Design RISC_V, start of the top module:
module RISC_V(clk, rst, mem_addr, mem_wdata, mem_we, mem_rdata);
Size in the first run: roughly 1,100 cells after synthesis, about 250 flip-flops, ~51 I/O pins, about 0.014 mm2 of cells after synthesis.
clock: 8.0 ns
lec_check: 0
cap_margin: 20
cell_pad_in_sites_detail_placement: 0
core_aspect_ratio: 0.59
core_margin: 2
core_utilization: 40
cts_cluster_diameter: 61
cts_cluster_size: 10
gpl_timing_driven: 0
hold_slack_margin: 0.27
max_routing_layer: met4
min_routing_layer: met2
setup_slack_margin: 1.0
slew_margin: 20
tns_end_percent: 25
run.sh (not shown) runs the stock make flow with config.mk's settings and CLKGATE_MAP_FILE=.
Next try:
==> flow/config.mk (replaced) <==
export PLATFORM = sky130hd
export DESIGN_NAME = RISC_V
export DESIGN_NICKNAME = RISC_V
export VERILOG_FILES = /design/flow/design.v
export SDC_FILE = /design/flow/constraint.sdc
export NUM_CORES = 4
export LEC_CHECK = 0
export CAP_MARGIN = 20
export CORE_MARGIN = 2
export CORE_UTILIZATION = 38
export SLEW_MARGIN = 20
==> flow/constraint.sdc (replaced) <==
create_clock -name core_clock -period 7.85 [get_ports {clk}]
set_input_delay 1.5700 -clock core_clock [delete_from_list [all_inputs] [get_ports {clk}]]
set_output_delay 1.5700 -clock core_clock [all_outputs]
set_load 0.01 [all_outputs]
Effect:
- design area is lower by a little under a tenth
- cell count falls by a few percent
- total power went up slightly
- first-iteration DRC count is lower by well over a third
- count of clock-buffer cells in the layout shrinks by 12
- critical path depth drops by 8
- wire length fell by about a fifth
- die size climbs by a few percent
- sequential power barely changes
Next try:
--- a/flow/config.mk
+++ b/flow/config.mk
@@ -7,5 +7,7 @@
 export LEC_CHECK = 0
-export CAP_MARGIN = 20
+export ABC_AREA = 1
+export CAP_MARGIN = 0
 export CORE_MARGIN = 2
-export CORE_UTILIZATION = 38
+export CORE_UTILIZATION = 68
+export CTS_CLUSTER_DIAMETER = 93
 export SLEW_MARGIN = 20
==> flow/constraint.sdc (replaced) <==
create_clock -name core_clock -period 5.17 [get_ports {clk}]
set_input_delay 1.0340 -clock core_clock [delete_from_list [all_inputs] [get_ports {clk}]]
set_output_delay 1.0340 -clock core_clock [all_outputs]
set_load 0.01 [all_outputs]
Outcome: The new run finished but failed the layout checks on setup timing; sequential share of layout area goes down by 4.8 points; worst hold slack gains 0.012 ns; non-clock buffer count goes up by 136; cell area goes up by 12%; power goes up by 48%; worst setup slack loses 0.40 ns; die size goes down by 42%; wire length goes up by 28%.
Next try:
--- a/flow/config.mk
+++ b/flow/config.mk
@@ -7,7 +7,7 @@
 export LEC_CHECK = 0
-export ABC_AREA = 1
-export CAP_MARGIN = 0
+export CAP_MARGIN = 20
 export CORE_MARGIN = 2
-export CORE_UTILIZATION = 68
-export CTS_CLUSTER_DIAMETER = 93
+export CORE_UTILIZATION = 70
+export CTS_CLUSTER_SIZE = 37
+export HOLD_SLACK_MARGIN = -0.08
 export SLEW_MARGIN = 20
==> flow/constraint.sdc (replaced) <==
create_clock -name core_clock -period 3.73 [get_ports {clk}]
set_input_delay 0.7460 -clock core_clock [delete_from_list [all_inputs] [get_ports {clk}]]
set_output_delay 0.7460 -clock core_clock [all_outputs]
set_load 0.01 [all_outputs]
Effect:
- Now the flow died in clock tree synthesis (4_1_cts), error DPL-0033
- area after synthesis shrinks by 1.8%
- synthesized cell count went down by 40%
- die area went down by 4.5%
Next try:
--- a/flow/config.mk
+++ b/flow/config.mk
@@ -9,5 +9,3 @@
 export CORE_MARGIN = 2
-export CORE_UTILIZATION = 70
-export CTS_CLUSTER_SIZE = 37
-export HOLD_SLACK_MARGIN = -0.08
+export CORE_UTILIZATION = 56
 export SLEW_MARGIN = 20
==> flow/constraint.sdc (replaced) <==
create_clock -name core_clock -period 4.36 [get_ports {clk}]
set_input_delay 0.8720 -clock core_clock [delete_from_list [all_inputs] [get_ports {clk}]]
set_output_delay 0.8720 -clock core_clock [all_outputs]
set_load 0.01 [all_outputs]
Outcome: This time the run finished with setup timing left; synthesized cell count does not change; die area came out higher by about 24%; area after synthesis does not change.
Power and IR drop assume default switching activity.
